## SP
module SP(
	clk,
	rst_n,
	in_valid,
	in_data,
	in_mode,
	out_valid,
	out_data
);
make LEC_CHECK=0 CAP_MARGIN=20 CELL_PAD_IN_SITES_DETAIL_PLACEMENT=0 CORE_ASPECT_RATIO=0.86 CORE_MARGIN=2 CORE_UTILIZATION=72 CTS_CLUSTER_SIZE=28 PLACE_DENSITY_LB_ADDON=0.0 SETUP_SLACK_MARGIN=2.03 SLEW_MARGIN=20 TNS_END_PERCENT=60 finish   # period 7.12 ns
run.sh (not shown) runs the stock make flow with config.mk's settings and CLKGATE_MAP_FILE=.
The starting point finished but fails on negative setup slack.
==> next run, changes <==
==> flow/config.mk (replaced) <==
export PLATFORM = sky130hd
export DESIGN_NAME = SP
export DESIGN_NICKNAME = SP
export VERILOG_FILES = /design/flow/design.v
export SDC_FILE = /design/flow/constraint.sdc
export NUM_CORES = 4
export LEC_CHECK = 0
export CAP_MARGIN = 20
export CORE_MARGIN = 2
export CORE_UTILIZATION = 40
export SLEW_MARGIN = 20
==> flow/constraint.sdc (replaced) <==
create_clock -name core_clock -period 9.72 [get_ports {clk}]
set_input_delay 1.9440 -clock core_clock [delete_from_list [all_inputs] [get_ports {clk}]]
set_output_delay 1.9440 -clock core_clock [all_outputs]
set_load 0.01 [all_outputs]
What happened: With this change the flow completed without violations. Global-route usage fell by 22 points. Sequential share of layout area is higher by 1.6 points. Fmax went down by 11%. Routed wire length drops by 5.4%. Cell count rose by 2.2%. Synthesized area stays the same.
==> next run, changes <==
--- a/flow/config.mk
+++ b/flow/config.mk
@@ -9,3 +9,5 @@
 export CORE_MARGIN = 2
-export CORE_UTILIZATION = 40
+export CORE_UTILIZATION = 72
+export PLACE_DENSITY = 0.35
+export SETUP_SLACK_MARGIN = 2.13
 export SLEW_MARGIN = 20
==> flow/constraint.sdc (replaced) <==
create_clock -name core_clock -period 7.66 [get_ports {clk}]
set_input_delay 1.5320 -clock core_clock [delete_from_list [all_inputs] [get_ports {clk}]]
set_output_delay 1.5320 -clock core_clock [all_outputs]
set_load 0.01 [all_outputs]
Result:
- total power is higher by 45%
- clock power rises by 20%
- wire length increases by 2.7%
- register-to-register slack gets worse by 720 ps
- clock skew falls by 23 ps
- worst setup slack loses 720 ps
- final cell count shrinks by 6.0%
- maximum frequency rose by 18%
- flip-flop count does not change
- critical path depth grows by 3
==> next run, changes <==
--- a/flow/config.mk
+++ b/flow/config.mk
@@ -9,5 +9,3 @@
 export CORE_MARGIN = 2
-export CORE_UTILIZATION = 72
-export PLACE_DENSITY = 0.35
-export SETUP_SLACK_MARGIN = 2.13
+export CORE_UTILIZATION = 66
 export SLEW_MARGIN = 20
==> flow/constraint.sdc (replaced) <==
create_clock -name core_clock -period 8.53 [get_ports {clk}]
set_input_delay 1.7060 -clock core_clock [delete_from_list [all_inputs] [get_ports {clk}]]
set_output_delay 1.7060 -clock core_clock [all_outputs]
set_load 0.01 [all_outputs]
After rerunning: Register-to-register slack gets better by 97 ps. Design area shrinks by a few percent. Global-route usage falls by 6.3 points. Clock power falls by about a fifth. Combinational power shrinks by a quarter to a third. Cell count shrinks by a few percent. Worst hold slack is worse by 5.6 ps. Clock skew went down by 13 ps. Wire length goes down by roughly a tenth. Maximum frequency fell by roughly a tenth.


SP again, from the RTL that the note above started with.
Settings: LEC_CHECK=0, ABC_AREA=1, CAP_MARGIN=20, CELL_PAD_IN_SITES_DETAIL_PLACEMENT=0, CELL_PAD_IN_SITES_GLOBAL_PLACEMENT=3, CORE_ASPECT_RATIO=0.67, CORE_MARGIN=2, CORE_UTILIZATION=62, CTS_CLUSTER_DIAMETER=110, CTS_CLUSTER_SIZE=28, GPL_ROUTABILITY_DRIVEN=0, HOLD_SLACK_MARGIN=0.22, SLEW_MARGIN=5, TNS_END_PERCENT=25; clock period 11.9 ns.
The baseline failed in 3_1_place_gp_skip_io on GPL-0301.
==> next run, changes <==
Settings changed: ABC_AREA 1 to default, CELL_PAD_IN_SITES_DETAIL_PLACEMENT 0 to default, CELL_PAD_IN_SITES_GLOBAL_PLACEMENT 3 to default, CORE_ASPECT_RATIO 0.67 to default, CORE_UTILIZATION 62 to 40, CTS_CLUSTER_DIAMETER 110 to default, CTS_CLUSTER_SIZE 28 to default, GPL_ROUTABILITY_DRIVEN 0 to default, HOLD_SLACK_MARGIN 0.22 to default, SLEW_MARGIN 5 to 20, TNS_END_PERCENT 25 to default.
Clock period 11.9 ns to 9.0 ns, I/O delays scaled along.
Result:
- The new run completed without violations
- area after synthesis came out lower by 2.1%
- synthesized cell count came out lower by 16%
- die area came out higher by 51%
==> next run, changes <==
Settings changed: CORE_UTILIZATION 40 to 70, MAX_ROUTING_LAYER from default to met4, SETUP_SLACK_MARGIN from default to 1.8.
Clock period 9.0 ns to 6.48 ns, I/O delays scaled along.
Outcome: This time the run aborted during 5_1_grt. Die area drops by 43%. Synthesized cell count is unchanged. Synthesized area does not change.
==> next run, changes <==
Settings changed: CORE_UTILIZATION 70 to 56, MAX_ROUTING_LAYER met4 to default, SETUP_SLACK_MARGIN 1.8 to default.
Clock period 6.48 ns to 4.82 ns, I/O delays scaled along.
Effect: With this change the flow finished but failed the layout checks on setup timing; die size grows by about 25%; area after synthesis does not change; synthesized cell count stays the same.
Power and IR drop assume default switching activity.
